## cordic_rotation_top
module cordic_rotation_top#(parameter data_width=16,cordic_steps=16,angle_width=20)(
    input clk,
    input nreset,
    input enable,
    input signed [data_width-1:0] x_vec_in,
    input signed [data_width-1:0] y_vec_in,
    input [angle_width-1:0] target_angle,
    output wire signed  [data_width-1:0] x_vec_out,
    output wire signed  [data_width-1:0] y_vec_out,
    output reg done
    );
Size: ~1100 flip-flops, about 88 I/O pins, about 77000 µm² of cells after synthesis.
==> flow/config.mk <==
export PLATFORM = sky130hd
export DESIGN_NAME = cordic_rotation_top
export DESIGN_NICKNAME = cordic_rotation_top
export VERILOG_FILES = /design/flow/design.v
export SDC_FILE = /design/flow/constraint.sdc
export NUM_CORES = 4
export LEC_CHECK = 0
export ABC_AREA = 1
export CAP_MARGIN = 20
export CORE_MARGIN = 2
export CORE_UTILIZATION = 72
export CTS_CLUSTER_DIAMETER = 204
export CTS_CLUSTER_SIZE = 36
export PLACE_DENSITY = 0.82
export SETUP_SLACK_MARGIN = -0.16
export SLEW_MARGIN = 20
==> flow/constraint.sdc <==
create_clock -name core_clock -period 2.98 [get_ports {clk}]
set_input_delay 0.5960 -clock core_clock [delete_from_list [all_inputs] [get_ports {clk}]]
set_output_delay 0.5960 -clock core_clock [all_outputs]
set_load 0.01 [all_outputs]
run.sh (not shown) runs the stock make flow with config.mk's settings and CLKGATE_MAP_FILE=.
The starting point stopped in clock tree synthesis.
Next try:
--- a/flow/config.mk
+++ b/flow/config.mk
@@ -7,3 +7,2 @@
 export LEC_CHECK = 0
-export ABC_AREA = 1
 export CAP_MARGIN = 20
@@ -11,6 +10,4 @@
 export CORE_UTILIZATION = 72
-export CTS_CLUSTER_DIAMETER = 204
-export CTS_CLUSTER_SIZE = 36
-export PLACE_DENSITY = 0.82
-export SETUP_SLACK_MARGIN = -0.16
+export PLACE_DENSITY = 0.67
+export SETUP_SLACK_MARGIN = -0.3
 export SLEW_MARGIN = 20
==> flow/constraint.sdc (replaced) <==
create_clock -name core_clock -period 4.39 [get_ports {clk}]
set_input_delay 0.8780 -clock core_clock [delete_from_list [all_inputs] [get_ports {clk}]]
set_output_delay 0.8780 -clock core_clock [all_outputs]
set_load 0.01 [all_outputs]
Result:
- The changed run failed in global routing
- die area is lower by 3.5%
- synthesized area is lower by 3.5%
- synthesized cell count goes down by 17%

* * *

Setup of birch:
Starting RTL as in the previous note.
==> flow/config.mk <==
export PLATFORM = sky130hd
export DESIGN_NAME = cordic_rotation_top
export DESIGN_NICKNAME = cordic_rotation_top
export VERILOG_FILES = /design/flow/design.v
export SDC_FILE = /design/flow/constraint.sdc
export NUM_CORES = 4
export LEC_CHECK = 0
export ABC_AREA = 1
export CAP_MARGIN = 5
export CORE_MARGIN = 2
export CORE_UTILIZATION = 72
export CTS_CLUSTER_DIAMETER = 99
export CTS_CLUSTER_SIZE = 21
export GPL_ROUTABILITY_DRIVEN = 0
export GPL_TIMING_DRIVEN = 1
export HOLD_SLACK_MARGIN = -0.0
export MAX_ROUTING_LAYER = met5
export MIN_ROUTING_LAYER = met1
export PLACE_DENSITY_LB_ADDON = 0.11
export SETUP_SLACK_MARGIN = 1.22
export SLEW_MARGIN = 35
export TNS_END_PERCENT = 55
==> flow/constraint.sdc <==
create_clock -name core_clock -period 4.14 [get_ports {clk}]
set_input_delay 0.8280 -clock core_clock [delete_from_list [all_inputs] [get_ports {clk}]]
set_output_delay 0.8280 -clock core_clock [all_outputs]
set_load 0.01 [all_outputs]
Run status, birch: aborted in global routing (5_1_grt), error GRT-0232
Inputs modified between birch and maple:
# birch
export LEC_CHECK = 0
export ABC_AREA = 1
export CAP_MARGIN = 5
export CORE_MARGIN = 2
export CORE_UTILIZATION = 72
export CTS_CLUSTER_DIAMETER = 99
export CTS_CLUSTER_SIZE = 21
export GPL_ROUTABILITY_DRIVEN = 0
export GPL_TIMING_DRIVEN = 1
export HOLD_SLACK_MARGIN = -0.0
export MAX_ROUTING_LAYER = met5
export MIN_ROUTING_LAYER = met1
export PLACE_DENSITY_LB_ADDON = 0.11
export SETUP_SLACK_MARGIN = 1.22
export SLEW_MARGIN = 35
export TNS_END_PERCENT = 55
create_clock -name core_clock -period 4.14 [get_ports {clk}]
# maple
export LEC_CHECK = 0
export CAP_MARGIN = 20
export CORE_MARGIN = 2
export CORE_UTILIZATION = 54
export PLACE_DENSITY = 0.6
export SLEW_MARGIN = 20
create_clock -name core_clock -period 5.86 [get_ports {clk}]
==> results <==
- maple has completed all stages; timing, DRC and antenna checks passed.
- Going from birch to maple, synthesized-area fraction occupied by adder cells climbed 0.85 points, area of placed instances dropped 8.8%, area of the placeable core climbed 29%, synthesized cell count dropped about 17%.
- In maple the synthesized area turned out 3.5% lower than in birch.

* * *

## ember
The RTL this note starts from:
==> flow/design.v <==
`timescale 1ns / 1ps
module stages_rotation #(parameter data_width=16,angle_width=16,cordic_steps=16,stage_number=1)(
    input clk,
    input nreset,
    input enable,
    input signed [data_width-1:0] x_vec_in,
    input signed [data_width-1:0] y_vec_in,
    input signed [angle_width-1:0]angle_in,
    input signed [angle_width-1:0]target_angle,
    output signed [data_width-1:0] x_vec_out,
    output signed [data_width-1:0] y_vec_out,
    output reg signed [angle_width-1:0]angle_out,
    output reg signed [angle_width-1:0]target_angle_out,
    output reg done
    );
    wire signed [angle_width-1:0] atan [cordic_steps-1:0];
    assign atan[0] = 20'h02000; 
    assign atan[1] = 20'h012E4;
    assign atan[2] = 20'h009FB;
    assign atan[3] = 20'h00511;
    assign atan[4] = 20'h0028B;
    assign atan[5] = 20'h00145;
    assign atan[6] = 20'h000A2;
    assign atan[7] = 20'h00051;
    assign atan[8] = 20'h00028;
    assign atan[9] = 20'h00014;
    assign atan[10] = 20'h0000A;
    assign atan[11] = 20'h00005;
    assign atan[12] = 20'h00002;
    assign atan[13] = 20'h00001;
    assign atan[14] = 20'h00000;
    assign atan[15] = 20'h00000;
    reg signed [data_width-1:0]x_temp_out,y_temp_out;
    assign x_vec_out = x_temp_out;
    assign y_vec_out = y_temp_out;
    always @(posedge clk) begin
        if (~nreset) begin
            x_temp_out <= $signed({data_width{1'b0}});
            y_temp_out <= $signed({data_width{1'b0}});
				angle_out <= 0;
            done <= 1'b0;
        end
        else begin
            if (enable) begin
                if ($signed(target_angle) <= $signed(angle_in)) begin
                    x_temp_out <= x_vec_in + (y_vec_in>>>(stage_number-1));
                    y_temp_out <= y_vec_in - (x_vec_in>>>(stage_number-1));
                    angle_out <= angle_in - atan[stage_number-1];
                end
                else begin
                    x_temp_out <= x_vec_in - (y_vec_in>>>(stage_number-1));
                    y_temp_out <= y_vec_in + (x_vec_in>>>(stage_number-1));
                    angle_out <= angle_in + atan[(stage_number-1)];
                end
                target_angle_out <= target_angle;
                done <= 1'b1;
            end
            else begin
                x_temp_out <= $signed({data_width{1'b0}});
                y_temp_out <= $signed({data_width{1'b0}});
					 angle_out <= 0;
                done <= 1'b0;
            end
        end
    end
endmodule
`timescale 1ns / 1ps
module cordic_rotation_top#(parameter data_width=16,cordic_steps=16,angle_width=20)(
    input clk,
    input nreset,
    input enable,
    input signed [data_width-1:0] x_vec_in,
    input signed [data_width-1:0] y_vec_in,
    input [angle_width-1:0] target_angle,
    output wire signed  [data_width-1:0] x_vec_out,
    output wire signed  [data_width-1:0] y_vec_out,
    output reg done
    );
    wire signed [data_width-1:0] x [0:cordic_steps-1];
    wire signed [data_width-1:0] y [0:cordic_steps-1];
    wire signed [angle_width-1:0] angle_stages [0:cordic_steps-1];
    wire [1:cordic_steps] status;
	 reg signed [data_width-1+16:0] temp_x_vec_out,temp_y_vec_out;
	 wire done_last_stage;
	 reg signed [data_width-1:0] temp_x_vec_in,temp_y_vec_in;
	 reg [angle_width-1:0]temp_t_ang;
	 wire signed [angle_width-1:0] temp_target_angle [0:cordic_steps-1];
	 reg temp_enable;
	 always @(posedge clk) begin
		if(~nreset) begin
			temp_x_vec_in <= {data_width{1'b0}};
			temp_y_vec_in <= {data_width{1'b0}};
			temp_t_ang <= {angle_width{1'b0}};
			temp_enable <= 1'b0;
		end
		else begin
			if (enable) begin
				temp_enable <= 1'b1;				
				if ($signed(target_angle)>=$signed(20'h04000)) begin
				    if ($signed(target_angle)>=$signed(20'h08000)) begin
				        if ($signed(target_angle)>=$signed(20'h0C000)) begin
				            temp_x_vec_in <= x_vec_in;
                            temp_y_vec_in <= y_vec_in;
                            temp_t_ang <= $signed(target_angle) - $signed(20'h10000);
   				        end
				        else begin
				            temp_x_vec_in <= -x_vec_in;
                            temp_y_vec_in <= -y_vec_in;
                            temp_t_ang <= $signed(target_angle) - $signed(20'h08000);
				        end
				    end
				    else begin
                        temp_x_vec_in <= -x_vec_in;
                        temp_y_vec_in <= -y_vec_in;
                        temp_t_ang <= $signed(target_angle) - $signed(20'h08000);
  				    end
				end
                else if ($signed(target_angle)<=$signed(-20'h04000)) begin
                    if ($signed(target_angle)<=$signed(-20'h08000)) begin
                        if ($signed(target_angle)<=$signed(-20'h0C000)) begin
				            temp_x_vec_in <= x_vec_in;
                            temp_y_vec_in <= y_vec_in;
                            temp_t_ang <= $signed(target_angle) + $signed(20'h10000);
                        end
                        else begin
				            temp_x_vec_in <= -x_vec_in;
                            temp_y_vec_in <= -y_vec_in;
                            temp_t_ang <= $signed(target_angle) + $signed(20'h08000);
                        end
                    end
                    else begin
                        temp_x_vec_in <= -x_vec_in;
                        temp_y_vec_in <= -y_vec_in;
                        temp_t_ang <= $signed(target_angle) + $signed(20'h08000);
                    end
                end
				else begin
					temp_x_vec_in <= x_vec_in;
					temp_y_vec_in <= y_vec_in;
					temp_t_ang <= $signed(target_angle);
				end
			end
			else begin
				temp_enable <= 1'b0;
				temp_x_vec_in <= {data_width{1'b0}};
				temp_y_vec_in <= {data_width{1'b0}};
				temp_t_ang <= {angle_width{1'b0}};
			end
		end
	 end
    assign status[1] = temp_enable;
    assign x[0] = temp_x_vec_in;
    assign y[0] = temp_y_vec_in;
    assign angle_stages[0] = {angle_width{1'b0}};
    assign temp_target_angle[0] = temp_t_ang;
    genvar i;
    generate
        for (i=1;i<cordic_steps-1;i=i+1) begin:gen_rotation
            stages_rotation #(
                .data_width(data_width),
                .angle_width(angle_width),
                .cordic_steps(cordic_steps),
                .stage_number(i)
                )
            first(
                .clk(clk),
                .nreset(nreset),
                .enable(status[i]),
                .x_vec_in(x[i-1]),
                .y_vec_in(y[i-1]),
                .angle_in(angle_stages[i-1]),
                .target_angle(temp_target_angle[i-1]),
                .x_vec_out(x[i]),
                .y_vec_out(y[i]),
                .angle_out(angle_stages[i]),
                .target_angle_out(temp_target_angle[i]),
                .done(status[i+1])
                );
        end
    endgenerate
    stages_rotation #(
        .data_width(data_width),
        .angle_width(angle_width),
        .cordic_steps(cordic_steps),
        .stage_number(cordic_steps-1)
        )
    last(
        .clk(clk),
        .nreset(nreset),
        .enable(status[cordic_steps-1]),
        .x_vec_in(x[cordic_steps-2]),
        .y_vec_in(y[cordic_steps-2]),
        .angle_in(angle_stages[cordic_steps-2]),
        .target_angle(temp_target_angle[cordic_steps-2]),
        .x_vec_out(x[cordic_steps-1]),
        .y_vec_out(y[cordic_steps-1]),
        .angle_out(angle_stages[cordic_steps-1]),
        .target_angle_out(temp_target_angle[cordic_steps-1]),
        .done(done_last_stage)
        );
    reg counter;
	assign x_vec_out = temp_x_vec_out[data_width+7:8];
	assign y_vec_out = temp_y_vec_out[data_width+7:8];
	 always @(posedge clk) begin
        if (~nreset) begin
            done <= 1'b0;
        end
        else begin
            done <= done_last_stage;
            if (done_last_stage) begin
                    temp_x_vec_out <= $signed(x[cordic_steps-1])*$signed(16'b0000000010011011);
                    temp_y_vec_out <= $signed(y[cordic_steps-1])*$signed(16'b0000000010011011);
            end
        end
    end
endmodule
clock: 6.0 ns
lec_check: 0
cap_margin: 30
cell_pad_in_sites_global_placement: 2
core_aspect_ratio: 0.68
core_margin: 8
core_utilization: 23
cts_cluster_size: 100
gpl_routability_driven: 0
gpl_timing_driven: 0
max_routing_layer: met5
min_routing_layer: met2
place_density_lb_addon: 0.27
setup_slack_margin: 0.7
slew_margin: 20
ember completed every stage of the flow, and the final layout passed the timing, DRC and antenna checks.
What willow does differently from ember at the input level:
- a deleted CORE_ASPECT_RATIO that had been 0.68
- a deleted GPL_TIMING_DRIVEN that had been 0
- a deleted SETUP_SLACK_MARGIN that had been 0.7
- a change of CAP_MARGIN from 30 to 20
- a deleted GPL_ROUTABILITY_DRIVEN that had been 0
- a deleted CELL_PAD_IN_SITES_GLOBAL_PLACEMENT that had been 2
- a change of CORE_MARGIN from 8 to 2
- a change of CORE_UTILIZATION from 23 to 40
- a deleted MIN_ROUTING_LAYER that had been met2
- a deleted CTS_CLUSTER_SIZE that had been 100
- a deleted MAX_ROUTING_LAYER that had been met5
- an added PLACE_DENSITY of 0.6
- a deleted PLACE_DENSITY_LB_ADDON that had been 0.27
- a change of the clock period (ns, I/O delays scaled along) from 6.0 to 5.86
[summary]
- The maximum fanout encountered on the critical timing path in willow sits 1 below the value recorded for ember.
- Global-route wire length before repair: willow vs ember down 28%
- In the flow results for willow and ember, the sequential share of cell area is larger on willow.
- willow vs. ember: total routed wire length on the met1 layer went up by 81 mm.
- willow against ember; routed length per instance is down by more than 10%.
- Compared with ember, in willow tally of buffers added on design ports went up 2; combinational share of power has decreased.
- [willow] required time at the endpoint of the critical path fell 0.22 ns relative to ember
- The estimated power of willow ends up lower than the estimate for ember.
Power and IR drop assume default switching activity.
